==> design/flow/design.v <==
`timescale 1ns / 1ps
module fulladder(input wire a,b,c, output wire sum,carry);
    assign sum = a ^ b ^ c;
    assign carry = (a & b) | (b & c) | (c & a);
endmodule
module compressor_7_to_3(
    input  wire w0,w1,w2,w3,w4,w5,w6,
    output wire sum, c0, c1
);
    wire s1,s2,s3,s4,d1,d2,d3,d4;
    fulladder fa1(.a(w0), .b(w1), .c(w2), .sum(s1), .carry(d1));
    fulladder fa2(.a(w3), .b(w4), .c(w5), .sum(s2), .carry(d2));
    fulladder fa3(.a(s1), .b(s2), .c(w6), .sum(s3), .carry(d3));
    fulladder fa4(.a(d1), .b(d2), .c(d3), .sum(s4), .carry(d4));
    assign sum = s3;
    assign c0  = s4;
    assign c1  = d4;
endmodule
module array_7_to_3_compressor(
    input  wire [31:0] p0,p1,p2,p3,p4,p5,p6,
    output wire [31:0] psum, pc0, pc1
);
    genvar j;
    generate
        for(j=0; j<32; j=j+1) begin
            compressor_7_to_3 C(
                p0[j], p1[j], p2[j], p3[j], p4[j], p5[j], p6[j],
                psum[j], pc0[j], pc1[j]
            );
        end
    endgenerate
endmodule
module array_3_to_2_compressor(
    input  wire [31:0] a,b,c,
    output wire [31:0] sum, carry
);
    assign sum   = a ^ b ^ c;
    assign carry = ((a & b) | (b & c) | (c & a)) << 1;
endmodule
module han_carlson_adder(
    input  wire [31:0] a,
    input  wire [31:0] b,
    output wire [31:0] sum,
    output wire carry_out
);
    wire [31:0] g, p;
    assign g = a & b;
    assign p = a ^ b;
    wire [31:0] g1, p1;
    assign g1[0] = g[0];
    assign p1[0] = p[0];
    genvar i;
    generate
        for(i=1;i<32;i=i+1) begin
            assign g1[i] = g[i] | (p[i] & g[i-1]);
            assign p1[i] = p[i] & p[i-1];
        end
    endgenerate
    wire [31:0] g2, p2;
    assign g2[0] = g1[0];
    assign p2[0] = p1[0];
    assign g2[1] = g1[1];
    assign p2[1] = p1[1];
    generate
        for(i=2;i<32;i=i+1) begin
            assign g2[i] = g1[i] | (p1[i] & g1[i-2]);
            assign p2[i] = p1[i] & p1[i-2];
        end
    endgenerate
    wire [31:0] g3, p3;
    assign g3[0] = g2[0];
    assign p3[0] = p2[0];
    assign g3[1] = g2[1];
    assign p3[1] = p2[1];
    assign g3[2] = g2[2];
    assign p3[2] = p2[2];
    assign g3[3] = g2[3];
    assign p3[3] = p2[3];
    generate
        for(i=4;i<32;i=i+1) begin
            assign g3[i] = g2[i] | (p2[i] & g2[i-4]);
            assign p3[i] = p2[i] & p2[i-4];
        end
    endgenerate
    wire [31:0] g4, p4;
    assign g4[0] = g3[0];
    assign p4[0] = p3[0];
    assign g4[1] = g3[1];
    assign p4[1] = p3[1];
    assign g4[2] = g3[2];
    assign p4[2] = p3[2];
    assign g4[3] = g3[3];
    assign p4[3] = p3[3];
    assign g4[4] = g3[4];
    assign p4[4] = p3[4];
    assign g4[5] = g3[5];
    assign p4[5] = p3[5];
    assign g4[6] = g3[6];
    assign p4[6] = p3[6];
    assign g4[7] = g3[7];
    assign p4[7] = p3[7];
    generate
        for(i=8;i<32;i=i+1) begin
            assign g4[i] = g3[i] | (p3[i] & g3[i-8]);
            assign p4[i] = p3[i] & p3[i-8];
        end
    endgenerate
    wire [31:0] g5, p5;
    assign g5[0]  = g4[0];  assign p5[0]  = p4[0];
    assign g5[1]  = g4[1];  assign p5[1]  = p4[1];
    assign g5[2]  = g4[2];  assign p5[2]  = p4[2];
    assign g5[3]  = g4[3];  assign p5[3]  = p4[3];
    assign g5[4]  = g4[4];  assign p5[4]  = p4[4];
    assign g5[5]  = g4[5];  assign p5[5]  = p4[5];
    assign g5[6]  = g4[6];  assign p5[6]  = p4[6];
    assign g5[7]  = g4[7];  assign p5[7]  = p4[7];
    assign g5[8]  = g4[8];  assign p5[8]  = p4[8];
    assign g5[9]  = g4[9];  assign p5[9]  = p4[9];
    assign g5[10] = g4[10]; assign p5[10] = p4[10];
    assign g5[11] = g4[11]; assign p5[11] = p4[11];
    assign g5[12] = g4[12]; assign p5[12] = p4[12];
    assign g5[13] = g4[13]; assign p5[13] = p4[13];
    assign g5[14] = g4[14]; assign p5[14] = p4[14];
    assign g5[15] = g4[15]; assign p5[15] = p4[15];
    generate
        for(i=16;i<32;i=i+1) begin
            assign g5[i] = g4[i] | (p4[i] & g4[i-16]);
            assign p5[i] = p4[i] & p4[i-16];
        end
    endgenerate
    wire [31:0] carry_in; 
    assign carry_in[0] = 1'b0;
    assign carry_in[1]  = g[0];
    assign carry_in[2]  = g1[1];
    assign carry_in[3]  = g2[2];
    assign carry_in[4]  = g3[3];
    generate
        for(i=5;i<32;i=i+1) begin
            assign carry_in[i] = g5[i-1];
        end
    endgenerate
    generate
        for(i=0;i<32;i=i+1) begin
            assign sum[i] = p[i] ^ carry_in[i];
        end
    endgenerate
    assign carry_out = g5[31];
endmodule
module piped_wallace_mult(
    input wire clock, reset,
    input wire [15:0] x,y,
    output reg [31:0] prod
);
    genvar i,j;
    wire [31:0] pp[0:15];
    generate
        for(i=0; i<16; i=i+1) begin : PP_GEN
            for(j=0; j<32; j=j+1) begin : COL
                assign pp[i][j] = (j>=i && j<i+16) ? (x[j-i] & y[i]) : 1'b0;
            end
        end
    endgenerate
    wire [31:0] s0,s1,c0_0,c1_0,c02_0,c12_0;
    array_7_to_3_compressor A0(pp[0],pp[1],pp[2],pp[3],pp[4],pp[5],pp[6], s0, c0_0, c02_0);
    array_7_to_3_compressor A1(pp[7],pp[8],pp[9],pp[10],pp[11],pp[12],pp[13], s1, c1_0, c12_0);
    wire [31:0] c0  = c0_0  << 1;
    wire [31:0] c1  = c1_0  << 1;
    wire [31:0] c02 = c02_0 << 2;
    wire [31:0] c12 = c12_0 << 2;
    reg [31:0] rs0,rs1,rc0,rc1,rc02,rc12, rpp14,rpp15;
    always @(posedge clock or posedge reset)
        if(reset) begin
            rs0<=0; rs1<=0; rc0<=0; rc1<=0; rc02<=0; rc12<=0;
            rpp14<=0; rpp15<=0;
        end else begin
            rs0<=s0; rs1<=s1; rc0<=c0; rc1<=c1; rc02<=c02; rc12<=c12;
            rpp14<=pp[14]; rpp15<=pp[15];
        end
    wire [31:0] sum1,carry_1,carry_2;
    array_7_to_3_compressor A2(
        rs0,rs1,rc0,rc1,rc02,rc12,rpp14,
        sum1, carry_1, carry_2
    );
    wire [31:0] carry1 = carry_1 << 1;
    wire [31:0] carry2 = carry_2 << 2;
    reg [31:0] rsum1,rcarry1,rcarry2,rlast;
    always @(posedge clock or posedge reset)
        if(reset) begin
            rsum1<=0; rcarry1<=0; rcarry2<=0; rlast<=0;
        end else begin
            rsum1<=sum1; rcarry1<=carry1; rcarry2<=carry2;
            rlast<=rpp15;
        end
    wire [31:0] psum_1, pcarry_1, final_sum_pre, final_carry_pre;
    array_3_to_2_compressor C0(rsum1, rcarry1, rcarry2, psum_1, pcarry_1);
    array_3_to_2_compressor C1(rlast, psum_1, pcarry_1, final_sum_pre, final_carry_pre);
    reg [31:0] rsum, rcarry;
    always @(posedge clock or posedge reset)
        if(reset) begin
            rsum<=0; rcarry<=0;
        end else begin
            rsum<=final_sum_pre;
            rcarry<=final_carry_pre;
        end
    wire [31:0] final_sum;
    wire cout;
    han_carlson_adder HC(rsum, rcarry, final_sum, cout);
    always @(posedge clock or posedge reset)
        if(reset)
            prod <= 0;
        else
            prod <= final_sum;
endmodule
==> design/flow/run.sh <==
#!/bin/bash
# the make line also repeats each setting of config.mk as NAME=value (left out here)
make -C /OpenROAD-flow-scripts/flow DESIGN_CONFIG=/design/flow/config.mk WORK_HOME=/design/flow/orfs CLKGATE_MAP_FILE= finish
==> design/flow/config.mk <==
export PLATFORM = sky130hd
export DESIGN_NAME = piped_wallace_mult
export DESIGN_NICKNAME = piped_wallace_mult
export VERILOG_FILES = /design/flow/design.v
export SDC_FILE = /design/flow/constraint.sdc
export NUM_CORES = 4
export LEC_CHECK = 0
export ABC_AREA = 1
export CAP_MARGIN = 20
export CORE_MARGIN = 2
export CORE_UTILIZATION = 72
export CTS_CLUSTER_SIZE = 90
export GPL_TIMING_DRIVEN = 1
export HOLD_SLACK_MARGIN = 0.27
export PLACE_DENSITY = 0.35
export SLEW_MARGIN = 20
export TNS_END_PERCENT = 85
==> design/flow/constraint.sdc <==
create_clock -name core_clock -period 1.79 [get_ports {clock}]
set_input_delay 0.3580 -clock core_clock [delete_from_list [all_inputs] [get_ports {clock}]]
set_output_delay 0.3580 -clock core_clock [all_outputs]
set_load 0.01 [all_outputs]
==> results.sh, run 1 <==
# implementation run metrics
export IMPL_clock_sinks=337
export IMPL_fp_util_pct=72.6
export IMPL_first_error="[ERROR GRT-0232] Routing congestion too high. Check the congestion heatmap in the GUI."
export IMPL_netlist_area_um2=18100
export IMPL_rows=58
export IMPL_synth_adder_area_share_pct=29.6
export IMPL_fp_nets=2079
export IMPL_chipArea_um2=26500
export IMPL_yosys_cells=1738
export IMPL_yosysSeqAreaShare_pct=46.5
export IMPL_top_area_share_pct=46.5
export IMPL_yosys_area_share_aoi_pct=0.608
export IMPL_muxShareOfSynthArea_pct=0
export IMPL_yosysTopAreaCell="dfrtp_1"
export IMPL_yosys_stat_area_um2=18100
export IMPL_edf_count=0
export IMPL_synth_simple_area_share_pct=11.0
export IMPL_ios=66
export IMPL_flop_cell="dfrtp_1"
export IMPL_area_leaders="dfrtp_1 47%, fa_1 22%, inv_1 10%"
export IMPL_async_flop_share_pct=100
export IMPL_fp_dieH_um=163
export IMPL_grt_total_usage_pct=71.1
export IMPL_port_buffers=65
export IMPL_die_w_um=163
export IMPL_haltStage="global routing"
export IMPL_grt_overflow_total=3
export IMPL_most_common_cell="inv_1"
export IMPL_ys_sh_xor_pct=0.677
export IMPL_synth_logic_top_family="adder cells"
export IMPL_dp_hpwl_um=29900
export IMPL_outcome="did not finish"
export IMPL_ys_types=21
export IMPL_yosysWarnings=1
export IMPL_ys_ff=337
export IMPL_yosys_top_cells_count="491 x inv_1, 426 x nand2_1, 337 x dfrtp_1, 203 x fa_1, 104 x ha_1"
export IMPL_syn_inst=1738
export IMPL_core_um2=25000
export IMPL_synth_area_per_cell_um2=10.4
export IMPL_dp_slack_ps=-942
export IMPL_clockRootBuffer="clkbuf_16"
export IMPL_place_congestion=0.864
export IMPL_cts_buffers=36
export IMPL_h_tree_depth=2
export IMPL_cts_buffer_depth=3
## stage by stage
stage / instance area, µm² / std cells
floorplan: 18900 / 1738
global placement: 20200 / 2168
detailed placement: 20200 / 2168
CTS: 22400 / 2292
## repair_timing
item                       in CTS
gates resized                 316
pin swaps                     112
setup endpoints to repair     111
hold buffers                    0
cloned                         19
setup buffers                  41
## routing by layer
layer | global-route usage, % | overflow
met3 | 56.0 | 0
met4 | 68.0 | 2
met2 | 88.9 | 1
met1 | 70.4 | 0
met5 | 32.0 | 0
==> run 2, diff against run 1 <==
Settings changed: CORE_UTILIZATION 72 to 69, CTS_CLUSTER_SIZE 90 to 46, HOLD_SLACK_MARGIN 0.27 to not set, SETUP_SLACK_MARGIN set to 0.36.
Clock period 1.79 ns to 1.54 ns, I/O delays scaled along.
==> run 2 against run 1 <==
Effect of this change: die size grew 4.2%; the run fails in clock tree synthesis; area after synthesis is the same; synthesized cell count is the same.
==> results.sh, run 2 <==
# implementation run metrics
export IMPL_yosysSeqAreaShare_pct=46.5
export IMPL_most_common_cell="inv_1"
export IMPL_netlist_area_um2=18100
export IMPL_yosysWarnings=1
export IMPL_ys_sh_xor_pct=0.677
export IMPL_post_place_cells=2191
export IMPL_top_area_share_pct=46.5
export IMPL_die_w_um=166
export IMPL_first_error="[ERROR DPL-0033] detailed placement checks failed during check placement."
export IMPL_yosysTopAreaCell="dfrtp_1"
export IMPL_yosys_cells=1738
export IMPL_synth_area_per_cell_um2=10.4
export IMPL_ys_types=21
export IMPL_yosys_stat_area_um2=18100
export IMPL_muxShareOfSynthArea_pct=0
export IMPL_port_buffers=65
export IMPL_fp_util_pct=69.9
export IMPL_outcome="did not finish"
export IMPL_synth_adder_area_share_pct=29.6
export IMPL_fp_nets=2079
export IMPL_area_leaders="dfrtp_1 47%, fa_1 22%, inv_1 10%"
export IMPL_rows=59
export IMPL_place_congestion=0.840
export IMPL_synth_simple_area_share_pct=11.0
export IMPL_yosys_area_share_aoi_pct=0.608
export IMPL_ys_ff=337
export IMPL_edf_count=0
export IMPL_syn_inst=1738
export IMPL_yosys_top_cells_count="491 x inv_1, 426 x nand2_1, 337 x dfrtp_1, 203 x fa_1, 104 x ha_1"
export IMPL_haltStage="clock tree synthesis"
export IMPL_ios=66
export IMPL_chipArea_um2=27600
export IMPL_synth_logic_top_family="adder cells"
export IMPL_async_flop_share_pct=100
export IMPL_fp_dieH_um=166
export IMPL_dp_hpwl_um=28700
export IMPL_core_um2=25900
export IMPL_flop_cell="dfrtp_1"
export IMPL_dp_slack_ps=-1120
==> run 2: per-stage QoR <==
| stage | hold WS (ps) | cell area [µm²] | total power [mW] | setup TNS, ps |
|---|---|---|---|---|
| 2_1_floorplan | 331 | 19800 | 21.1 | -1142810 |
| 3_3_place_gp | 332 | 21000 | 25.5 | -90480 |
| 3_5_place_dp | 335 | 21000 | 26.4 | -94830 |
==> run 3, diff against run 2 <==
Settings changed: CORE_UTILIZATION 69 to 36, CTS_CLUSTER_DIAMETER set to 209, CTS_CLUSTER_SIZE 46 to not set, GPL_TIMING_DRIVEN 1 to 0, MAX_ROUTING_LAYER set to met4, PLACE_DENSITY 0.35 to not set, PLACE_DENSITY_LB_ADDON set to 0.12, SETUP_SLACK_MARGIN 0.36 to not set, SLEW_MARGIN 20 to 10, TNS_END_PERCENT 85 to not set.
Clock period 1.54 ns to 4.13 ns, I/O delays scaled along.
==> run 3 against run 2 <==
Effect of this change: the run now finishes clean; area after synthesis is the same; die size grew 89%; synthesized cell count is the same.
==> results.sh, run 3 <==
# physical design summary
export IMPL_crit_family="adder cells"
export IMPL_synth_logic_top_family="adder cells"
export IMPL_outcome="complete, no violations"
export IMPL_cp_cell_sequence="clkbuf_1 -> clkbuf_1 -> nand2_1 -> fa_1 -> inv_1 -> fa_1 -> ha_1"
export IMPL_synth_area_per_cell_um2=10.4
export IMPL_drt_iter0_drc=531
export IMPL_core_um2=50000
export IMPL_crit_arrival_ps=3510
export IMPL_fp_nets=2079
export IMPL_cts_clk_slew_worst_paths_ps=60
export IMPL_die_w_um=228
export IMPL_dp_slack_ps=511
export IMPL_critPathMaxStageDelay_ps=670
export IMPL_h_tree_depth=2
export IMPL_ir_worst_vdd_uv=241
export IMPL_clock_sinks=337
export IMPL_dp_hpwl_um=31900
export IMPL_timing_hold_ws_ps=345
export IMPL_rows=82
export IMPL_yosys_top_cells_count="491 x inv_1, 426 x nand2_1, 337 x dfrtp_1, 203 x fa_1, 104 x ha_1"
export IMPL_dr_pass1_iters=5
export IMPL_worstRegToRegCells=5
export IMPL_setup_viol_count_final=0
export IMPL_cp_num_buf_inv=3
export IMPL_hold_viol=0
export IMPL_cts_tree="yes"
export IMPL_cp_max_fo=10
export IMPL_ys_types=21
export IMPL_comb_area_um2=7600
export IMPL_p_comb_mw=4.33
export IMPL_seqPwrFrac_pct=37.0
export IMPL_grt_total_usage_pct=17.3
export IMPL_p_clk_mw=3.48
export IMPL_crit_type="primary input to flip-flop"
export IMPL_yosys_cells=1738
export IMPL_cts_buffer_depth=3
export IMPL_nNetsFinal=2163
export IMPL_clockRootBuffer="clkbuf_16"
export IMPL_antenna_left=0
export IMPL_dr_total_vias=10500
export IMPL_top_area_share_pct=46.5
export IMPL_area_leaders="dfrtp_1 47%, fa_1 22%, inv_1 10%"
export IMPL_postCtsHoldBufs=0
export IMPL_switchingPower_mw=4.27
export IMPL_path_depth=7
export IMPL_syn_inst=1738
export IMPL_place_congestion=0.856
export IMPL_r2r_start="A2.genblk1[21].C.fa2.c"
export IMPL_worstHoldEndpoint="C1.a[30]"
export IMPL_yosys_stat_area_um2=18100
export IMPL_power_density_nw_per_um2=595
export IMPL_flop_cell="dfrtp_1"
export IMPL_flop_area_um2=8430
export IMPL_muxShareOfSynthArea_pct=0
export IMPL_chipArea_um2=52100
export IMPL_avgRoutedWirePerCell_um=16.2
export IMPL_grt_overflow_total=0
export IMPL_async_flop_share_pct=100
export IMPL_crit_required_ps=4550
export IMPL_routed_wl_um=40900
export IMPL_r2r_end="C0.b[22]"
export IMPL_crit_path_top_delay_cell="clkbuf_1"
export IMPL_maxCapViolCount=0
export IMPL_postLayoutCoreUtil_pct=41.6
export IMPL_grt_max_degree=40
export IMPL_yosysWarnings=1
export IMPL_cts_buffers=39
export IMPL_port_buffers=33
export IMPL_post_route_min_period_ps=3090
export IMPL_drv_slew=0
export IMPL_vias_per_cell=4.18
export IMPL_worstSetupEndpoint="A2.genblk1[18].C.fa1.c"
export IMPL_power_leakage_nw=12.2
export IMPL_maxSlewHeadroom_pct=36.8
export IMPL_area_growth_pct=14.8
export IMPL_yosys_area_share_aoi_pct=0.608
export IMPL_power_top_consumer="registers"
export IMPL_grt_pass1_vias=11600
export IMPL_fp_dieH_um=228
export IMPL_finalPower_mw=12.4
export IMPL_cts_setup_buffers=0
export IMPL_netlist_area_um2=18100
export IMPL_tool_warnings=35
export IMPL_grt_pass1_wl_um=66600
export IMPL_yosysTopAreaCell="dfrtp_1"
export IMPL_antenna_found_initial=0
export IMPL_swShare_pct=34.5
export IMPL_min_path_type="flip-flop to flip-flop"
export IMPL_worst_pin_slew_ps=948
export IMPL_min_path_cells=0
export IMPL_ys_ff=337
export IMPL_n_antenna_cell=0
export IMPL_intPower_mw=8.12
export IMPL_ys_sh_xor_pct=0.677
export IMPL_drc=0
export IMPL_synth_simple_area_share_pct=11.0
export IMPL_ios=66
export IMPL_finalCritPeriodShare_pct=74.8
export IMPL_fmax_mhz=324
export IMPL_setup_ws_ps=1040
export IMPL_hp_start="rpp15[30]"
export IMPL_n_fill_cell=4873
export IMPL_worstSetupEndpointType="flip-flop"
export IMPL_stdcell_area_um2=20800
export IMPL_most_common_cell="inv_1"
export IMPL_clkPwrFrac_pct=28.1
export IMPL_r2r_slack_ps=2090
export IMPL_seq_power_mw=4.58
export IMPL_synth_adder_area_share_pct=29.6
export IMPL_fp_util_pct=36.3
export IMPL_clk_latency_ps=540
export IMPL_placed_area_um2=19500
export IMPL_startpoint_type="primary input"
export IMPL_crit_path_start="y[3]"
export IMPL_fin_skew_ps=8.48
export IMPL_yosysSeqAreaShare_pct=46.5
export IMPL_cts_resized=0
export IMPL_edf_count=0
export IMPL_rsz0062_at_grt="false"
export IMPL_comb_power_share_pct=34.9
run 3: area by class of cell:
cell class	count	share of cell area, %
Multi-Input combinational cell	844	36.5
Tap cell	672	4.04
Inverter	493	8.91
Clock inverter	7	0.541
Buffer	64	1.15
Sequential cell	337	40.5
Clock buffer	60	5.71
Timing Repair Buffer	43	2.59
run 3: per-stage QoR:
stage | TNS [ps] | cells
floorplan | -404600 | 1738
global placement | -1220120 | 2443
detailed placement | 0 | 2453
CTS | 0 | 2520
global route | 0 | 2520
finish | 0 | 2520
run 3: per-layer routing:
layer	GRT usage (%)	share of wire, %
met5	-	0
met4	4.98	2.5
met3	2.78	4.0
met2	26.3	46
met1	24.0	48
==> run 4, diff against run 3 <==
Settings changed: ABC_AREA 1 to not set, CELL_PAD_IN_SITES_GLOBAL_PLACEMENT set to 3, CORE_UTILIZATION 36 to 40, CTS_CLUSTER_DIAMETER 209 to not set, MAX_ROUTING_LAYER met4 to not set, PLACE_DENSITY_LB_ADDON 0.12 to not set, SLEW_MARGIN 10 to 20.
Clock period 4.13 ns to 2.8 ns, I/O delays scaled along.
==> run 4 against run 3 <==
Effect of this change: highest routed layer unchanged; area after synthesis decreased by 3.8%; utilization grew 5.6 points; setup slack worse by 970 ps; clock skew is 11 ps higher; critical path type unchanged; routed wire length fell by 3.6%; via count is 12% lower; sequential share of layout area rose by 0.89 points; total power rose by 47%; sequential cell count unchanged; first-iteration DRC count decreased by 45%.
==> results.sh, run 4 <==
# physical design summary
export IMPL_rsz0062_at_grt="false"
export IMPL_h_tree_depth=2
export IMPL_core_um2=43100
export IMPL_post_place_cells=1986
export IMPL_routed_wl_um=39400
export IMPL_dp_hpwl_um=30200
export IMPL_fin_skew_ps=19.2
export IMPL_yosys_area_share_aoi_pct=3.45
export IMPL_ys_ff=337
export IMPL_r2r_slack_ps=150
export IMPL_antenna_found_initial=5
export IMPL_worstSetupEndpointType="flip-flop"
export IMPL_yosysSeqAreaShare_pct=48.4
export IMPL_r2r_end="prod[31]"
export IMPL_comb_power_share_pct=35.8
export IMPL_drt_iter0_drc=293
export IMPL_ios=66
export IMPL_seq_power_mw=6.76
export IMPL_area_leaders="dfrtp_1 48%, fa_1 23%, and2_1 7.6%"
export IMPL_crit_arrival_ps=3120
export IMPL_synth_simple_area_share_pct=10.7
export IMPL_post_route_min_period_ps=2730
export IMPL_maxCapViolCount=0
export IMPL_clk_latency_ps=550
export IMPL_grt_overflow_total=0
export IMPL_power_density_nw_per_um2=892
export IMPL_cts_clk_slew_worst_paths_ps=60
export IMPL_syn_inst=1324
export IMPL_worst_pin_slew_ps=683
export IMPL_crit_type="primary input to flip-flop"
export IMPL_flop_cell="dfrtp_1"
export IMPL_ys_sh_xor_pct=1.06
export IMPL_vias_per_cell=4.53
export IMPL_yosys_stat_area_um2=17400
export IMPL_clockRootBuffer="clkbuf_16"
export IMPL_clkPwrFrac_pct=27.0
export IMPL_intPower_mw=12.0
export IMPL_clock_sinks=337
export IMPL_power_top_consumer="registers"
export IMPL_chipArea_um2=45200
export IMPL_drv_slew=0
export IMPL_n_fill_cell=3953
export IMPL_cts_tree="yes"
export IMPL_place_congestion=0.764
export IMPL_cp_max_fo=10
export IMPL_swShare_pct=34.1
export IMPL_critPathMaxStageDelay_ps=560
export IMPL_fmax_mhz=366
export IMPL_min_path_cells=0
export IMPL_area_growth_pct=16.8
export IMPL_tool_warnings=37
export IMPL_flop_area_um2=8430
export IMPL_cp_cell_sequence="clkdlybuf4s50_1 -> buf_4 -> and2_1 -> fa_1 -> inv_1 -> fa_1 -> inv_1 -> fa_1"
export IMPL_grt_max_degree=35
export IMPL_switchingPower_mw=6.20
export IMPL_dr_total_vias=9312
export IMPL_worstHoldEndpoint="C1.a[25]"
export IMPL_crit_family="adder cells"
export IMPL_outcome="complete, no violations"
export IMPL_finalCritPeriodShare_pct=97.7
export IMPL_synth_area_per_cell_um2=13.2
export IMPL_crit_required_ps=3190
export IMPL_cp_num_buf_inv=4
export IMPL_die_w_um=213
export IMPL_muxShareOfSynthArea_pct=0.122
export IMPL_finalPower_mw=18.2
export IMPL_nNetsFinal=1783
export IMPL_cts_buffers=39
export IMPL_crit_path_start="x[9]"
export IMPL_hold_viol=0
export IMPL_path_depth=8
export IMPL_startpoint_type="primary input"
export IMPL_ir_worst_vdd_uv=347
export IMPL_maxSlewHeadroom_pct=54.4
export IMPL_dr_pass1_iters=4
export IMPL_cts_buffer_depth=3
export IMPL_critPathMostFrequentCell="fa_1"
export IMPL_top_area_share_pct=48.4
export IMPL_grt_total_usage_pct=19.1
export IMPL_drc=0
export IMPL_hp_start="rpp15[25]"
export IMPL_port_buffers=65
export IMPL_yosysWarnings=1
export IMPL_fp_util_pct=40.4
export IMPL_avgRoutedWirePerCell_um=19.2
export IMPL_fp_dieH_um=213
export IMPL_worstRegToRegCells=8
export IMPL_ys_types=56
export IMPL_p_comb_mw=6.51
export IMPL_yosys_cells=1324
export IMPL_min_path_type="flip-flop to flip-flop"
export IMPL_power_leakage_nw=10.3
export IMPL_final_instance_count_excl_fill=2055
export IMPL_setup_viol_count_final=0
export IMPL_grt_pass1_vias=10500
export IMPL_edf_count=0
export IMPL_netlist_area_um2=17400
export IMPL_p_clk_mw=4.90
export IMPL_comb_area_um2=8040
export IMPL_yosys_top_cells_count="337 x dfrtp_1, 212 x inv_1, 211 x and2_1, 203 x fa_1, 104 x ha_1"
export IMPL_synth_logic_top_family="adder cells"
export IMPL_most_common_cell="dfrtp_1"
export IMPL_worstSetupEndpoint="A2.genblk1[10].C.fa1.c"
export IMPL_r2r_start="rcarry[5]"
export IMPL_grt_pass1_wl_um=63500
export IMPL_seqPwrFrac_pct=37.2
export IMPL_n_antenna_cell=0
export IMPL_async_flop_share_pct=100
export IMPL_fp_nets=1665
export IMPL_synth_adder_area_share_pct=30.8
export IMPL_cts_setup_buffers=0
export IMPL_crit_path_top_delay_cell="clkdlybuf4s50_1"
export IMPL_yosysTopAreaCell="dfrtp_1"
export IMPL_rows=76
export IMPL_antenna_left=0
run 4: timing repair:
item                                    4_1_cts  5_1_grt
resized                                      42       25
endpoints found under the hold margin         0        0
endpoints found under the setup margin       52       19
hold buffers                                  0        0
run 4: area by class of cell:
type                    count  share of cell area, %
flip-flops and latches    337                   41.4
multi-input cells         736                   39.5
clock buffers              55                   5.53
repair buffers             77                   4.43
inverters                 212                   3.93
well taps                 585                   3.60
plain buffers              39                   1.03
clock inverters            14                  0.529
run 4: metal layers:
layer  vias to the layer above  GRT usage, %  part of all wire, %
li1                       4260             -                    -
met1                      4851          28.9                   51
met2                       142          28.7                   44
met3                        59          2.69                  3.2
met4                         0          5.81                  2.3
met5                         -             0                    0
run 4: stage by stage:
step | area, µm² | setup WS, ps | TNS (ps) | utilization [%] | hold slack (ps)
after global routing | 20400 | 0.391 | 0 | 47.2 | 351
after detailed placement | 19100 | -878 | -57540 | 44.2 | 335
after CTS | 20300 | 0.378 | 0 | 47.2 | 348
after floorplan | 17400 | -2260 | -763160 | - | 331
final | 20400 | 65.5 | 0 | 47.2 | 347
after global placement | 18800 | -4710 | -1621260 | 43.7 | 332
==> run 5, diff against run 4 <==
Settings changed: ABC_AREA set to 1, CELL_PAD_IN_SITES_GLOBAL_PLACEMENT 3 to not set, CORE_UTILIZATION 40 to 68, CTS_CLUSTER_SIZE set to 46, GPL_TIMING_DRIVEN 0 to 1, TNS_END_PERCENT set to 85.
Clock period 2.8 ns to 1.59 ns, I/O delays scaled along.
==> run 5 against run 4 <==
Effect of this change: now fails the layout checks on setup timing; critical endpoint is now A2.genblk1[17].C.fa2.a; critical path depth grew 1; register-to-register slack got worse by 730 ps; first-iteration DRC count rose to 8.0 times the previous value.
==> results.sh, run 5 <==
# physical design summary
export IMPL_outcome="failed layout checks"
export IMPL_checkFailReasons="setup timing"
export IMPL_crit_family="adder cells"
export IMPL_timing_hold_ws_ps=233
export IMPL_area_leaders="dfrtp_1 47%, fa_1 22%, inv_1 10%"
export IMPL_ys_sh_xor_pct=0.677
export IMPL_switchingPower_mw=16.8
export IMPL_port_buffers=65
export IMPL_cp_max_fo=6
export IMPL_crit_path_top_delay_cell="fa_1"
export IMPL_avgRoutedWirePerCell_um=32.0
export IMPL_cts_buffers=36
export IMPL_core_um2=26100
export IMPL_finalPower_mw=41.0
export IMPL_r2r_start="A2.genblk1[19].C.fa2.c"
export IMPL_postCtsHoldBufs=0
export IMPL_yosys_area_share_aoi_pct=0.608
export IMPL_muxShareOfSynthArea_pct=0
export IMPL_seq_power_mw=12.6
export IMPL_antenna_found_initial=6
export IMPL_cp_cell_sequence="buf_8 -> buf_12 -> nand2_1 -> inv_1 -> fa_1 -> inv_2 -> fa_2 -> inv_2 -> fa_2"
export IMPL_ir_worst_vdd_uv=1020
export IMPL_chipArea_um2=28000
export IMPL_dp_hpwl_um=28600
export IMPL_worstSetupEndpointType="flip-flop"
export IMPL_r2r_end="C0.b[20]"
export IMPL_worstSetupEndpoint="A2.genblk1[17].C.fa2.a"
export IMPL_rows=59
export IMPL_synth_adder_area_share_pct=29.6
export IMPL_comb_area_um2=9340
export IMPL_die_w_um=167
export IMPL_antenna_left=0
export IMPL_rsz0062_at_grt="true"
export IMPL_worst_pin_slew_ps=462
export IMPL_min_path_type="primary input to asynchronous set/reset pin"
export IMPL_grt_total_usage_pct=44.0
export IMPL_syn_inst=1738
export IMPL_h_tree_depth=2
export IMPL_edf_count=0
export IMPL_crit_type="primary input to flip-flop"
export IMPL_cp_num_buf_inv=5
export IMPL_yosysWarnings=1
export IMPL_ys_types=21
export IMPL_swShare_pct=40.9
export IMPL_post_route_min_period_ps=2170
export IMPL_clockRootBuffer="clkbuf_16"
export IMPL_drc=0
export IMPL_grt_max_degree=68
export IMPL_grt_overflow_total=0
export IMPL_yosys_cells=1738
export IMPL_place_congestion=0.843
export IMPL_routed_wl_um=75100
export IMPL_maxCapViolCount=0
export IMPL_fin_skew_ps=33.1
export IMPL_yosysTopAreaCell="dfrtp_1"
export IMPL_worstRegToRegCells=5
export IMPL_drt_iter0_drc=2356
export IMPL_crit_arrival_ps=2590
export IMPL_critPathMaxStageDelay_ps=590
export IMPL_dr_total_vias=15300
export IMPL_grt_pass1_vias=15400
export IMPL_fmax_mhz=461
export IMPL_maxSlewHeadroom_pct=69.1
export IMPL_comb_power_share_pct=47.4
export IMPL_r2r_slack_ps=-580
export IMPL_path_depth=9
export IMPL_top_area_share_pct=46.5
export IMPL_setup_viol_count_final=112
export IMPL_cts_clk_slew_worst_paths_ps=80
export IMPL_setup_ws_ps=-579
export IMPL_power_leakage_nw=13.6
export IMPL_synth_area_per_cell_um2=10.4
export IMPL_tool_warnings=39
export IMPL_p_comb_mw=19.5
export IMPL_flop_area_um2=8430
export IMPL_most_common_cell="inv_1"
export IMPL_n_fill_cell=694
export IMPL_finalCritPeriodShare_pct=136
export IMPL_ios=66
export IMPL_netlist_area_um2=18100
export IMPL_fp_util_pct=69.3
export IMPL_hold_viol=0
export IMPL_power_top_consumer="combinational cells"
export IMPL_clock_sinks=337
export IMPL_power_density_nw_per_um2=1680
export IMPL_drv_slew=0
export IMPL_crit_path_start="x[4]"
export IMPL_crit_required_ps=2010
export IMPL_yosysSeqAreaShare_pct=46.5
export IMPL_synth_simple_area_share_pct=11.0
export IMPL_dr_pass1_iters=19
export IMPL_vias_per_cell=6.53
export IMPL_fp_nets=2079
export IMPL_yosys_stat_area_um2=18100
export IMPL_grt_pass1_wl_um=90200
export IMPL_cts_tree="yes"
export IMPL_p_clk_mw=8.95
export IMPL_nNetsFinal=2323
export IMPL_fp_dieH_um=167
export IMPL_cts_buffer_depth=3
export IMPL_synth_logic_top_family="adder cells"
export IMPL_clk_latency_ps=540
export IMPL_async_flop_share_pct=100
export IMPL_startpoint_type="primary input"
export IMPL_intPower_mw=24.2
export IMPL_ys_ff=337
export IMPL_clkPwrFrac_pct=21.8
export IMPL_flop_cell="dfrtp_1"
export IMPL_area_growth_pct=35.0
export IMPL_seqPwrFrac_pct=30.7
export IMPL_yosys_top_cells_count="491 x inv_1, 426 x nand2_1, 337 x dfrtp_1, 203 x fa_1, 104 x ha_1"
run 5: what timing repair did:
| action | 4_1_cts | 5_1_grt |
|---|---|---|
| resized | 533 | 297 |
| pin swaps | 161 | 147 |
| gates cloned | 17 | 0 |
| hold endpoints to repair | 0 | 0 |
| buffers inserted | 50 | 19 |
| endpoints found under the setup margin | 186 | 110 |
run 5: metrics by stage:
step                      setup TNS [ps]  instance area [µm²]  worst slack [ps]  std cells  utilization (%)
after floorplan                 -1125120                19000             -3230       1738                -
after global placement            -87950                20500             -1040       2206             78.5
after detailed placement          -92760                20500             -1130       2206             78.5
after CTS                          -9220                23500              -379       2335             89.9
after global routing              -24460                24500              -714       2345             93.6
final                             -23340                24500              -579       2349             93.6
run 5: area by class of cell:
class                      count  share of cell area, %
inverter                     493                   7.66
sequential                   337                   34.5
clock inverter                14                  0.629
tap                          335                   1.71
clock buffer                  52                   4.30
timing repair buffer         270                   13.0
multi-input combinational    844                   38.2
antenna                        4                 0.0409
run 5: layer usage:
layer / vias to the layer above / track usage (%) / wire length [µm]
met5: - / 0 / 89
met4: 4 / 32.3 / 9650
met3: 889 / 10.5 / 11300
met2: 1814 / 71.2 / 32400
met1: 7233 / 52.0 / 21700
li1: 5390 / - / -
==> run 6, diff against run 5 <==
Settings changed: ABC_AREA 1 to not set, CORE_UTILIZATION 68 to 72, CTS_CLUSTER_DIAMETER set to 363, CTS_CLUSTER_SIZE 46 to not set, GPL_TIMING_DRIVEN 1 to not set, SETUP_SLACK_MARGIN set to -0.15, TNS_END_PERCENT 85 to not set.
Clock period 1.59 ns to 2.1 ns, I/O delays scaled along.
==> run 6 against run 5 <==
Effect of this change: still fails the layout checks on setup timing; global-route usage down 11 points; clock-buffer cell count fell by 1; setup slack improved by 420 ps; utilization decreased by 5.0 points; sequential share of layout area increased by 5.8 points; cell area shrank 14%; die size decreased by 9.0%; area after synthesis decreased by 3.8%.
==> results.sh, run 6 <==
# physical design summary
export IMPL_die_w_um=160
export IMPL_highest_layer="met4"
export IMPL_fp_util_pct=73.8
export IMPL_yosysTopAreaCell="dfrtp_1"
export IMPL_clk_latency_ps=530
export IMPL_crit_path_start="rcarry[6]"
export IMPL_r2r_start="rcarry[6]"
export IMPL_r2r_slack_ps=-150
export IMPL_r2r_end="prod[30]"
export IMPL_finalCritPeriodShare_pct=107
export IMPL_grt_pass1_vias=11800
export IMPL_ys_types=56
export IMPL_maxSlewHeadroom_pct=44.3
export IMPL_syn_inst=1324
export IMPL_checkFailReasons="setup timing"
export IMPL_dr_total_vias=10400
export IMPL_critPathMaxStageDelay_ps=410
export IMPL_ys_ff=337
export IMPL_hold_viol=0
export IMPL_crit_type="flip-flop to flip-flop"
export IMPL_power_density_nw_per_um2=1230
export IMPL_fp_dieH_um=160
export IMPL_drt_iter0_drc=841
export IMPL_seq_power_mw=9.15
export IMPL_met3_length_um=2870
export IMPL_grt_total_usage_pct=32.9
export IMPL_yosys_stat_area_um2=17400
export IMPL_most_common_cell="dfrtp_1"
export IMPL_seqPwrFrac_pct=35.6
export IMPL_power_top_consumer="combinational cells"
export IMPL_ys_sh_xor_pct=1.06
export IMPL_n_fill_cell=1014
export IMPL_path_depth=8
export IMPL_h_tree_depth=2
export IMPL_top_area_share_pct=48.4
export IMPL_rsz0062_at_grt="true"
export IMPL_setup_viol_count_final=34
export IMPL_worst_pin_slew_ps=833
export IMPL_comb_power_share_pct=38.9
export IMPL_synth_logic_top_family="adder cells"
export IMPL_dp_hpwl_um=25400
export IMPL_clock_sinks=337
export IMPL_worstSetupEndpointType="flip-flop"
export IMPL_core_um2=23600
export IMPL_crit_family="AND-OR/OR-AND gates"
export IMPL_cts_clk_slew_worst_paths_ps=60
export IMPL_netlist_area_um2=17400
export IMPL_grt_overflow_total=0
export IMPL_startpoint_type="flip-flop"
export IMPL_worstRegToRegCells=8
export IMPL_routed_wl_um=40200
export IMPL_stdcell_area_um2=20900
export IMPL_async_flop_share_pct=100
export IMPL_nNetsFinal=1859
export IMPL_area_growth_pct=20.1
export IMPL_setup_ws_ps=-154
export IMPL_rows=56
export IMPL_final_instance_count_excl_fill=1861
export IMPL_synth_area_per_cell_um2=13.2
export IMPL_place_congestion=0.839
export IMPL_antenna_left=0
export IMPL_antenna_found_initial=0
export IMPL_cts_buffers=36
export IMPL_outcome="failed layout checks"
export IMPL_ir_worst_vdd_uv=842
export IMPL_fin_skew_ps=11.9
export IMPL_min_path_cells=0
export IMPL_muxShareOfSynthArea_pct=0.122
export IMPL_worstHoldEndpoint="rsum1[1]"
export IMPL_grt_max_degree=95
export IMPL_chipArea_um2=25500
export IMPL_vias_per_cell=5.57
export IMPL_maxCapViolCount=0
export IMPL_edf_count=0
export IMPL_dr_pass1_iters=5
export IMPL_cts_buffer_depth=3
export IMPL_critPathMostFrequentCell="a21oi_1"
export IMPL_drv_slew=0
export IMPL_worstSetupEndpoint="prod[30]"
export IMPL_fp_nets=1665
export IMPL_synth_simple_area_share_pct=10.7
export IMPL_dp_slack_ps=-851
export IMPL_cp_cell_sequence="ha_1 -> a21oi_1 -> nor2_1 -> o311ai_2 -> buf_4 -> a21oi_1 -> a41oi_1 -> xnor2_1"
export IMPL_ios=66
export IMPL_post_place_cells=1782
export IMPL_p_comb_mw=9.98
export IMPL_yosysWarnings=1
export IMPL_n_antenna_cell=0
export IMPL_area_leaders="dfrtp_1 48%, fa_1 23%, and2_1 7.6%"
export IMPL_cts_tree="yes"
export IMPL_power_leakage_nw=10.8
export IMPL_intPower_mw=16.9
export IMPL_setup_tns_final_ps=-2000
export IMPL_flop_cell="dfrtp_1"
export IMPL_tool_warnings=39
export IMPL_swShare_pct=34.3
export IMPL_wl_met2_um=20500
export IMPL_clockRootBuffer="clkbuf_16"
export IMPL_finalPower_mw=25.7
export IMPL_crit_arrival_ps=2690
export IMPL_hp_start="rs0[1]"
export IMPL_port_buffers=65
export IMPL_synth_adder_area_share_pct=30.8
export IMPL_yosys_top_cells_count="337 x dfrtp_1, 212 x inv_1, 211 x and2_1, 203 x fa_1, 104 x ha_1"
export IMPL_p_clk_mw=6.54
export IMPL_crit_required_ps=2540
export IMPL_yosysSeqAreaShare_pct=48.4
export IMPL_cp_max_fo=3
export IMPL_avgRoutedWirePerCell_um=21.6
export IMPL_cp_num_buf_inv=1
export IMPL_wl_met1_um=15400
export IMPL_drc=0
export IMPL_min_path_type="flip-flop to flip-flop"
export IMPL_placed_area_um2=19500
export IMPL_post_route_min_period_ps=2250
export IMPL_switchingPower_mw=8.81
export IMPL_yosys_area_share_aoi_pct=3.45
export IMPL_fmax_mhz=444
export IMPL_grt_pass1_wl_um=63100
export IMPL_crit_path_top_delay_cell="dfrtp_1"
export IMPL_yosys_cells=1324
export IMPL_clkPwrFrac_pct=25.5
-- run 6: final cells by class --
type	count	area [µm²]	area share, %
tap	319	399	1.91
clock buffer	51	1050	5.02
sequential	337	8430	40.3
inverter	212	800	3.82
timing repair buffer	195	1910	9.12
multi-input combinational	736	8160	39.0
clock inverter	11	166	0.796
-- run 6: through the flow --
step	hold WS (ps)	utilization, %
after floorplan	331	-
after global placement	332	82.4
after detailed placement	335	82.4
after CTS	339	88.4
after global routing	346	88.6
final	346	88.6
-- run 6: per-layer routing --
| metal | GRT usage (%) | up-vias |
|---|---|---|
| met1 | 44.4 | 5375 |
| met5 | 0 | - |
| met4 | 12.0 | 0 |
| met2 | 54.5 | 460 |
| li1 | - | 4413 |
| met3 | 6.36 | 111 |
-- run 6: timing repair --
item	4_1_cts	5_1_grt
endpoints found under the hold margin	0	0
cloned	3	1
pin swaps	14	12
resized	43	21
hold buffers	0	0
setup buffers	14	3
endpoints found under the setup margin	31	36
==> run 7, diff against run 6 <==
Settings changed: ABC_AREA set to 1, CORE_UTILIZATION 72 to 40, CTS_CLUSTER_DIAMETER 363 to not set, CTS_CLUSTER_SIZE set to 27, SETUP_SLACK_MARGIN -0.15 to not set, TNS_END_PERCENT set to 20.
Clock period 2.1 ns to 2.8 ns, I/O delays scaled along.
==> run 7 against run 6 <==
Effect of this change: global-route usage is 16 points lower; sequential share of layout area is 0.76 points lower; synthesized cell count is 31% higher; via count is 3.3% higher; now clean on timing, DRC and antenna; utilization is 41 points lower; non-clock buffer count is 67 lower; clock-buffer cell count stayed put; sequential cell count stayed put; total power is 30% lower; setup slack better by 520 ps; largest cell class unchanged.
==> results.sh, run 7 <==
# physical design summary
export IMPL_outcome="complete, no violations"
export IMPL_rows=77
export IMPL_crit_type="primary input to flip-flop"
export IMPL_ys_types=21
export IMPL_fp_util_pct=40.7
export IMPL_cp_cell_sequence="clkdlybuf4s50_1 -> buf_12 -> nand2_1 -> inv_1 -> fa_1 -> inv_1 -> fa_1 -> inv_1 -> fa_1"
export IMPL_finalCritPeriodShare_pct=86.9
export IMPL_crit_path_start="y[7]"
export IMPL_dp_hpwl_um=27300
export IMPL_finalPower_mw=17.9
export IMPL_critPathMaxStageDelay_ps=550
export IMPL_worst_pin_slew_ps=637
export IMPL_r2r_slack_ps=730
export IMPL_fp_nets=2079
export IMPL_clockRootBuffer="clkbuf_16"
export IMPL_drv_slew=0
export IMPL_muxShareOfSynthArea_pct=0
export IMPL_n_fill_cell=4046
export IMPL_routed_wl_um=36500
export IMPL_worstSetupEndpointType="flip-flop"
export IMPL_drc=0
export IMPL_cp_max_fo=11
export IMPL_wl_met1_um=16400
export IMPL_nNetsFinal=2182
export IMPL_min_path_cells=0
export IMPL_setup_viol_count_final=0
export IMPL_grt_pass1_vias=11500
export IMPL_clock_sinks=337
export IMPL_drt_iter0_drc=694
export IMPL_antenna_found_initial=0
export IMPL_top_area_share_pct=46.5
export IMPL_worstHoldEndpoint="C1.a[27]"
export IMPL_synth_area_per_cell_um2=10.4
export IMPL_timing_hold_ws_ps=343
export IMPL_clkPwrFrac_pct=26.5
export IMPL_worstRegToRegCells=5
export IMPL_grt_total_usage_pct=16.5
export IMPL_dr_pass1_iters=5
export IMPL_place_congestion=0.819
export IMPL_yosys_top_cells_count="491 x inv_1, 426 x nand2_1, 337 x dfrtp_1, 203 x fa_1, 104 x ha_1"
export IMPL_yosysSeqAreaShare_pct=46.5
export IMPL_postCtsHoldBufs=0
export IMPL_n_antenna_cell=0
export IMPL_dr_total_vias=10700
export IMPL_fin_skew_ps=10.4
export IMPL_crit_path_top_delay_cell="fa_1"
export IMPL_cts_setup_buffers=0
export IMPL_rsz0062_at_grt="false"
export IMPL_area_growth_pct=17.7
export IMPL_clk_latency_ps=520
export IMPL_crit_family="adder cells"
export IMPL_maxCapViolCount=0
export IMPL_r2r_start="A2.genblk1[16].C.fa2.c"
export IMPL_p_comb_mw=6.40
export IMPL_switchingPower_mw=6.19
export IMPL_worstSetupEndpoint="A2.genblk1[22].C.fa2.a"
export IMPL_grt_overflow_total=0
export IMPL_chipArea_um2=47000
export IMPL_r2r_end="C0.b[17]"
export IMPL_yosys_stat_area_um2=18100
export IMPL_fp_dieH_um=217
export IMPL_ios=66
export IMPL_cts_resized=0
export IMPL_netlist_area_um2=18100
export IMPL_async_flop_share_pct=100
export IMPL_yosysWarnings=1
export IMPL_ys_sh_xor_pct=0.677
export IMPL_area_leaders="dfrtp_1 47%, fa_1 22%, inv_1 10%"
export IMPL_power_leakage_nw=12.5
export IMPL_yosys_area_share_aoi_pct=0.608
export IMPL_maxSlewHeadroom_pct=57.5
export IMPL_cts_buffers=37
export IMPL_hold_viol=0
export IMPL_intPower_mw=11.7
export IMPL_most_common_cell="inv_1"
export IMPL_synth_adder_area_share_pct=29.6
export IMPL_crit_arrival_ps=2820
export IMPL_tool_warnings=37
export IMPL_cts_buffer_depth=3
export IMPL_flop_area_um2=8430
export IMPL_synth_logic_top_family="adder cells"
export IMPL_swShare_pct=34.6
export IMPL_cp_num_buf_inv=5
export IMPL_cts_clk_slew_worst_paths_ps=60
export IMPL_antenna_left=0
export IMPL_path_depth=9
export IMPL_startpoint_type="primary input"
export IMPL_grt_pass1_wl_um=60600
export IMPL_post_route_min_period_ps=2430
export IMPL_power_density_nw_per_um2=839
export IMPL_cts_tree="yes"
export IMPL_avgRoutedWirePerCell_um=14.8
export IMPL_syn_inst=1738
export IMPL_ys_ff=337
export IMPL_comb_area_um2=7600
export IMPL_edf_count=0
export IMPL_die_w_um=217
export IMPL_met3_length_um=1840
export IMPL_h_tree_depth=2
export IMPL_yosysTopAreaCell="dfrtp_1"
export IMPL_highest_layer="met4"
export IMPL_comb_power_share_pct=35.8
export IMPL_p_clk_mw=4.74
export IMPL_crit_required_ps=3180
export IMPL_min_path_type="flip-flop to flip-flop"
export IMPL_power_top_consumer="registers"
export IMPL_grt_max_degree=121
export IMPL_wl_met2_um=17300
export IMPL_yosys_cells=1738
export IMPL_seq_power_mw=6.74
export IMPL_seqPwrFrac_pct=37.7
export IMPL_synth_simple_area_share_pct=11.0
export IMPL_port_buffers=65
export IMPL_fmax_mhz=411
export IMPL_ir_worst_vdd_uv=451
export IMPL_vias_per_cell=4.35
export IMPL_flop_cell="dfrtp_1"
export IMPL_core_um2=44500
export IMPL_hp_start="rpp15[27]"
-- run 7: final cells by class --
class | instances | area share [%]
inverters | 493 | 8.70
well taps | 592 | 3.47
clock buffers | 51 | 5.07
multi-input cells | 844 | 35.6
repair buffers | 128 | 7.03
flip-flops and latches | 337 | 39.6
clock inverters | 15 | 0.546
-- run 7: layer usage --
| metal | global-route usage, % | vias up |
|---|---|---|
| li1 | - | 5078 |
| met5 | 0 | - |
| met4 | 5.64 | 0 |
| met1 | 22.8 | 5321 |
| met2 | 26.7 | 226 |
| met3 | 2.54 | 73 |
-- run 7: metrics by stage --
stage	setup slack, ps	setup TNS, ps	instance area, µm²	utilization (%)	cells
2_1_floorplan	-2260	-763160	18100	-	1738
3_3_place_gp	-186	-2260	20100	45.2	2394
3_5_place_dp	-191	-3290	20100	45.2	2394
4_1_cts	363	0	21300	47.9	2460
5_1_grt	278	0	21300	47.9	2460
6_report	368	0	21300	47.9	2460
==> run 8, diff against run 7 <==
Settings changed: ABC_AREA 1 to not set, CORE_UTILIZATION 40 to 72, CTS_CLUSTER_DIAMETER set to 31, CTS_CLUSTER_SIZE 27 to not set, PLACE_DENSITY set to 0.65, SETUP_SLACK_MARGIN set to -0.15, TNS_END_PERCENT 20 to not set.
Clock period 2.8 ns to 2.08 ns, I/O delays scaled along.
==> run 8 against run 7 <==
Effect of this change: now fails the layout checks on setup timing; cell area increased by 3.3%; register-to-register slack worse by 1000 ps; global-route usage increased by 26 points; sequential cell count unchanged; critical path type is now flip-flop to flip-flop.
==> results.sh, run 8 <==
# physical design summary
export IMPL_crit_path_top_delay_cell="ha_1"
export IMPL_cts_tree="yes"
export IMPL_drc=0
export IMPL_yosys_area_share_aoi_pct=3.45
export IMPL_drt_iter0_drc=1526
export IMPL_dp_hpwl_um=27100
export IMPL_maxCapViolCount=0
export IMPL_placed_area_um2=19700
export IMPL_rsz0062_at_grt="true"
export IMPL_startpoint_type="flip-flop"
export IMPL_ios=66
export IMPL_syn_inst=1324
export IMPL_crit_type="flip-flop to flip-flop"
export IMPL_yosys_top_cells_count="337 x dfrtp_1, 212 x inv_1, 211 x and2_1, 203 x fa_1, 104 x ha_1"
export IMPL_finalCritPeriodShare_pct=115
export IMPL_area_leaders="dfrtp_1 48%, fa_1 23%, and2_1 7.6%"
export IMPL_cts_buffers=55
export IMPL_cts_buffer_depth=3
export IMPL_worst_pin_slew_ps=654
export IMPL_area_growth_pct=26.4
export IMPL_yosysTopAreaCell="dfrtp_1"
export IMPL_switchingPower_mw=12.1
export IMPL_antenna_left=0
export IMPL_n_fill_cell=650
export IMPL_flop_cell="dfrtp_1"
export IMPL_seqPwrFrac_pct=29.8
export IMPL_fin_skew_ps=28.5
export IMPL_power_leakage_nw=11.3
export IMPL_crit_family="AND-OR/OR-AND gates"
export IMPL_ys_ff=337
export IMPL_worstSetupEndpointType="flip-flop"
export IMPL_setup_viol_count_final=50
export IMPL_dr_pass1_iters=6
export IMPL_fp_nets=1665
export IMPL_seq_power_mw=9.44
export IMPL_worstSetupEndpoint="prod[27]"
export IMPL_h_tree_depth=2
export IMPL_maxSlewHeadroom_pct=56.3
export IMPL_place_congestion=0.913
export IMPL_finalPower_mw=31.7
export IMPL_swShare_pct=38.3
export IMPL_p_comb_mw=12.5
export IMPL_vias_per_cell=6.45
export IMPL_intPower_mw=19.6
export IMPL_yosys_cells=1324
export IMPL_checkFailReasons="setup timing"
export IMPL_cp_max_fo=6
export IMPL_ys_sh_xor_pct=1.06
export IMPL_min_path_type="primary input to asynchronous set/reset pin"
export IMPL_clock_sinks=337
export IMPL_critPathMaxStageDelay_ps=410
export IMPL_drv_slew=0
export IMPL_postCtsHoldBufs=0
export IMPL_cp_num_buf_inv=1
export IMPL_most_common_cell="dfrtp_1"
export IMPL_fp_dieH_um=160
export IMPL_synth_area_per_cell_um2=13.2
export IMPL_hold_viol=0
export IMPL_clkPwrFrac_pct=30.8
export IMPL_ir_worst_vdd_uv=863
export IMPL_rows=56
export IMPL_yosysSeqAreaShare_pct=48.4
export IMPL_dr_total_vias=12400
export IMPL_die_w_um=160
export IMPL_clk_latency_ps=590
export IMPL_synth_logic_top_family="adder cells"
export IMPL_setup_ws_ps=-312
export IMPL_avgRoutedWirePerCell_um=30.3
export IMPL_async_flop_share_pct=100
export IMPL_edf_count=0
export IMPL_crit_path_start="rcarry[21]"
export IMPL_power_top_consumer="combinational cells"
export IMPL_stdcell_area_um2=22000
export IMPL_netlist_area_um2=17400
export IMPL_grt_total_usage_pct=42.2
export IMPL_ys_types=56
export IMPL_chipArea_um2=25500
export IMPL_flop_area_um2=8430
export IMPL_post_route_min_period_ps=2390
export IMPL_dp_slack_ps=-799
export IMPL_core_um2=23600
export IMPL_tool_warnings=39
export IMPL_power_density_nw_per_um2=1440
export IMPL_clockRootBuffer="clkbuf_16"
export IMPL_fp_util_pct=73.8
export IMPL_cp_cell_sequence="ha_1 -> nand2_1 -> o21ai_1 -> o21bai_1 -> a41oi_1 -> buf_4 -> a211o_2 -> o311ai_4"
export IMPL_outcome="failed layout checks"
export IMPL_r2r_end="prod[27]"
export IMPL_grt_max_degree=66
export IMPL_path_depth=8
export IMPL_nNetsFinal=1888
export IMPL_crit_required_ps=2560
export IMPL_crit_arrival_ps=2870
export IMPL_yosys_stat_area_um2=17400
export IMPL_grt_pass1_vias=13600
export IMPL_synth_simple_area_share_pct=10.7
export IMPL_synth_adder_area_share_pct=30.8
export IMPL_comb_area_um2=8340
export IMPL_r2r_start="rcarry[21]"
export IMPL_comb_power_share_pct=39.4
export IMPL_port_buffers=65
export IMPL_p_clk_mw=9.78
export IMPL_fmax_mhz=418
export IMPL_yosysWarnings=1
export IMPL_antenna_found_initial=1
export IMPL_grt_pass1_wl_um=79100
export IMPL_routed_wl_um=57900
export IMPL_r2r_slack_ps=-310
export IMPL_worstRegToRegCells=8
export IMPL_cts_clk_slew_worst_paths_ps=70
export IMPL_top_area_share_pct=48.4
export IMPL_muxShareOfSynthArea_pct=0.122
export IMPL_grt_overflow_total=0
## run 8: per-stage QoR
step                utilization [%]  TNS (ps)  std cells  hold slack (ps)
finish                         93.3     -6510       1914              149
global route                   93.3     -9000       1914              163
global placement               83.3    -47870       1789              332
floorplan                         -   -961140       1324              331
CTS                            92.3     -6310       1905              138
detailed placement             83.3    -51670       1789              335
## run 8: what timing repair did
action | 4_1_cts | 5_1_grt
endpoints found under the setup margin | 35 | 41
pin swaps | 16 | 15
hold endpoints to repair | 0 | 0
buffers inserted | 11 | 9
gates resized | 35 | 42
gates cloned | 2 | 1
## run 8: layer usage
metal / global-route usage, % / wire [µm]
met1: 47.9 / 18200
met2: 72.2 / 28600
met3: 10.2 / 5940
met4: 26.9 / 5150
met5: 0 / 0
## run 8: area by class of cell
class                      count  share of cell area (%)
inverter                     212                    3.63
timing repair buffer         205                    9.56
antenna                        1                  0.0114
tap                          319                    1.81
clock buffer                  61                    6.68
sequential                   337                    38.3
clock inverter                43                    2.15
multi-input combinational    736                    37.9
==> run 9, diff against run 8 <==
Settings changed: ABC_AREA set to 1, CORE_UTILIZATION 72 to 68, CTS_CLUSTER_DIAMETER 31 to 260, CTS_CLUSTER_SIZE set to 21, HOLD_SLACK_MARGIN set to 0.27, PLACE_DENSITY 0.65 to not set, SETUP_SLACK_MARGIN -0.15 to not set.
Clock period 2.08 ns to 1.5 ns, I/O delays scaled along.
==> run 9 against run 8 <==
Effect of this change: the layout still fails its checks (setup timing); total power rose by 26%; utilization rose by 0.87 points; global-route usage rose by 2.3 points; critical path depth fell by 3; critical path type unchanged; largest power group unchanged.
==> results.sh, run 9 <==
# physical design summary
export IMPL_clockRootBuffer="clkbuf_16"
export IMPL_worstRegToRegCells=5
export IMPL_post_route_min_period_ps=2210
export IMPL_hp_start="x[12]"
export IMPL_crit_type="flip-flop to flip-flop"
export IMPL_ys_sh_xor_pct=0.677
export IMPL_place_congestion=0.839
export IMPL_antenna_found_initial=10
export IMPL_flop_area_um2=8440
export IMPL_fp_dieH_um=167
export IMPL_ir_worst_vdd_uv=1020
export IMPL_yosys_area_share_aoi_pct=0.608
export IMPL_worstSetupEndpoint="C0.b[21]"
export IMPL_intPower_mw=23.0
export IMPL_drt_iter0_drc=2539
export IMPL_top_area_share_pct=46.5
export IMPL_maxSlewHeadroom_pct=66.9
export IMPL_yosysTopAreaCell="dfrtp_1"
export IMPL_fp_nets=2079
export IMPL_yosys_cells=1738
export IMPL_nNetsFinal=2332
export IMPL_dr_pass1_iters=26
export IMPL_cp_cell_sequence="inv_2 -> fa_1 -> fa_2 -> inv_2 -> fa_2"
export IMPL_grt_total_usage_pct=44.5
export IMPL_crit_arrival_ps=2640
export IMPL_crit_family="adder cells"
export IMPL_clock_sinks=337
export IMPL_synth_area_per_cell_um2=10.4
export IMPL_maxCapViolCount=0
export IMPL_power_top_consumer="combinational cells"
export IMPL_edf_count=0
export IMPL_checkFailReasons="setup timing"
export IMPL_power_leakage_nw=13.6
export IMPL_final_instance_count_excl_fill=2335
export IMPL_grt_pass1_wl_um=91200
export IMPL_cp_max_fo=1
export IMPL_avgRoutedWirePerCell_um=32.6
export IMPL_outcome="failed layout checks"
export IMPL_r2r_slack_ps=-710
export IMPL_clkPwrFrac_pct=14.7
export IMPL_rsz0062_at_grt="true"
export IMPL_muxShareOfSynthArea_pct=0
export IMPL_cts_tree="yes"
export IMPL_min_path_cells=5
export IMPL_power_density_nw_per_um2=1630
export IMPL_dp_slack_ps=-1140
export IMPL_setup_viol_count_final=141
export IMPL_cts_buffer_depth=3
export IMPL_finalCritPeriodShare_pct=147
export IMPL_comb_power_share_pct=52.1
export IMPL_p_comb_mw=20.8
export IMPL_routed_wl_um=76200
export IMPL_core_um2=26100
export IMPL_synth_simple_area_share_pct=11.0
export IMPL_async_flop_share_pct=100
export IMPL_r2r_end="C0.b[21]"
export IMPL_grt_overflow_total=0
export IMPL_fin_skew_ps=36.6
export IMPL_area_leaders="dfrtp_1 47%, fa_1 22%, inv_1 10%"
export IMPL_switchingPower_mw=17.0
export IMPL_critPathMaxStageDelay_ps=540
export IMPL_seqPwrFrac_pct=33.2
export IMPL_postLayoutCoreUtil_pct=94.1
export IMPL_antenna_left=0
export IMPL_yosys_top_cells_count="491 x inv_1, 426 x nand2_1, 337 x dfrtp_1, 203 x fa_1, 104 x ha_1"
export IMPL_most_common_cell="inv_1"
export IMPL_swShare_pct=42.5
export IMPL_crit_path_top_delay_cell="dfrtp_1"
export IMPL_fp_util_pct=69.3
export IMPL_synth_logic_top_family="adder cells"
export IMPL_dr_total_vias=15500
export IMPL_post_place_cells=2210
export IMPL_rows=59
export IMPL_setup_ws_ps=-709
export IMPL_fmax_mhz=453
export IMPL_drc=0
export IMPL_startpoint_type="flip-flop"
export IMPL_yosysWarnings=1
export IMPL_n_fill_cell=665
export IMPL_h_tree_depth=1
export IMPL_area_growth_pct=35.8
export IMPL_yosysSeqAreaShare_pct=46.5
export IMPL_grt_max_degree=37
export IMPL_comb_area_um2=9640
export IMPL_vias_per_cell=6.65
export IMPL_cts_clk_slew_worst_paths_ps=100
export IMPL_drv_slew=0
export IMPL_yosys_stat_area_um2=18100
export IMPL_finalPower_mw=40.0
export IMPL_worstSetupEndpointType="flip-flop"
export IMPL_r2r_start="A2.genblk1[20].C.fa1.b"
export IMPL_min_path_type="primary input to flip-flop"
export IMPL_cts_buffers=20
export IMPL_crit_required_ps=1930
export IMPL_worst_pin_slew_ps=495
export IMPL_ys_types=21
export IMPL_grt_pass1_vias=15600
export IMPL_cp_num_buf_inv=2
export IMPL_die_w_um=167
export IMPL_p_clk_mw=5.88
export IMPL_ys_ff=337
export IMPL_path_depth=5
export IMPL_crit_path_start="A2.genblk1[20].C.fa1.b"
export IMPL_hold_viol=0
export IMPL_ios=66
export IMPL_tool_warnings=40
export IMPL_chipArea_um2=28000
export IMPL_syn_inst=1738
export IMPL_synth_adder_area_share_pct=29.6
export IMPL_worstHoldEndpoint="rs0[18]"
export IMPL_netlist_area_um2=18100
export IMPL_flop_cell="dfrtp_1"
export IMPL_seq_power_mw=13.3
export IMPL_port_buffers=65
export IMPL_dp_hpwl_um=29400
export IMPL_clk_latency_ps=560
run 9: through the flow:
step | hold WS (ps) | TNS, ps | instance area (µm²)
4_1_cts | 270 | -14960 | 23600
5_1_grt | 305 | -34900 | 24600
6_report | 302 | -32560 | 24600
3_3_place_gp | 332 | -96690 | 20900
3_5_place_dp | 335 | -102380 | 20900
2_1_floorplan | 331 | -1157730 | 19400
run 9: final cells by class:
class                   instances  area share [%]
multi-input cells             844            39.2
inverters                     493            7.62
clock buffers                  22            2.15
well taps                     335            1.70
flip-flops and latches        337            34.3
clock inverters                 1          0.0814
repair buffers                295            14.9
diodes                          8          0.0814
run 9: per-layer routing:
metal  routed length [µm]  part of all wire, %  track usage (%)  up-vias
li1                     -                    -                -     5382
met1                22400                   29             50.5     7477
met2                33000                   43             72.8     1811
met3                11200                   15             14.7      848
met4                 9430                   12             29.3       12
met5                  284                 0.37             1.04        -
run 9: repair_timing:
| action | in CTS | in global routing |
|---|---|---|
| setup endpoints to repair | 218 | 145 |
| gates resized | 543 | 303 |
| endpoints found under the hold margin | 10 | 1 |
| cloned | 19 | 0 |
| pin swaps | 184 | 154 |
| hold buffers | 7 | 1 |
| setup buffers | 48 | 36 |
==> run 10, diff against run 9 <==
Settings changed: CORE_UTILIZATION 68 to 72, CTS_CLUSTER_DIAMETER 260 to 393, CTS_CLUSTER_SIZE 21 to 97, HOLD_SLACK_MARGIN 0.27 to not set, PLACE_DENSITY set to 0.4.
==> run 10 against run 9 <==
Effect of this change: the run now fails in global routing; synthesized cell count unchanged; die size down 5.4%; area after synthesis stayed put.
==> results.sh, run 10 <==
# implementation run metrics
export IMPL_clock_sinks=337
export IMPL_ys_ff=337
export IMPL_ios=66
export IMPL_dp_hpwl_um=30700
export IMPL_grt_overflow_total=1067
export IMPL_postCtsHoldBufs=0
export IMPL_fp_nets=2079
export IMPL_edf_count=0
export IMPL_synth_simple_area_share_pct=11.0
export IMPL_ys_sh_xor_pct=0.677
export IMPL_chipArea_um2=26500
export IMPL_muxShareOfSynthArea_pct=0
export IMPL_yosys_top_cells_count="491 x inv_1, 426 x nand2_1, 337 x dfrtp_1, 203 x fa_1, 104 x ha_1"
export IMPL_synth_adder_area_share_pct=29.6
export IMPL_yosys_area_share_aoi_pct=0.608
export IMPL_syn_inst=1738
export IMPL_haltStage="global routing"
export IMPL_cts_buffers=7
export IMPL_yosys_cells=1738
export IMPL_async_flop_share_pct=100
export IMPL_h_tree_depth=1
export IMPL_most_common_cell="inv_1"
export IMPL_core_um2=25000
export IMPL_place_congestion=0.902
export IMPL_clockRootBuffer="clkbuf_16"
export IMPL_rows=58
export IMPL_port_buffers=65
export IMPL_yosysSeqAreaShare_pct=46.5
export IMPL_fp_dieH_um=163
export IMPL_yosysWarnings=1
export IMPL_flop_cell="dfrtp_1"
export IMPL_cts_buffer_depth=3
export IMPL_outcome="did not finish"
export IMPL_yosysTopAreaCell="dfrtp_1"
export IMPL_first_error="[ERROR GRT-0232] Routing congestion too high. Check the congestion heatmap in the GUI."
export IMPL_netlist_area_um2=18100
export IMPL_yosys_stat_area_um2=18100
export IMPL_synth_area_per_cell_um2=10.4
export IMPL_ys_types=21
export IMPL_fp_util_pct=72.6
export IMPL_area_leaders="dfrtp_1 47%, fa_1 22%, inv_1 10%"
export IMPL_top_area_share_pct=46.5
export IMPL_synth_logic_top_family="adder cells"
export IMPL_grt_total_usage_pct=92.0
export IMPL_die_w_um=163
[run 10: repair_timing]
action | CTS
setup buffers | 64
pin swaps | 196
gates cloned | 19
gates resized | 653
endpoints found under the setup margin | 210
[run 10: per-stage QoR]
| step | util, % | instances | worst slack (ps) | area, µm² |
|---|---|---|---|---|
| CTS | 93.4 | 2308 | -488 | 23300 |
| floorplan | - | 1738 | -3300 | 19400 |
| detailed placement | 83.9 | 2217 | -1190 | 20900 |
| global placement | 83.9 | 2217 | -1120 | 20900 |
[run 10: metal layers]
layer,GRT overflow,track usage (%)
met1,6,86.5
met4,283,102
met3,11,74.5
met5,0,33.3
met2,767,112
Power and IR drop assume default switching activity.
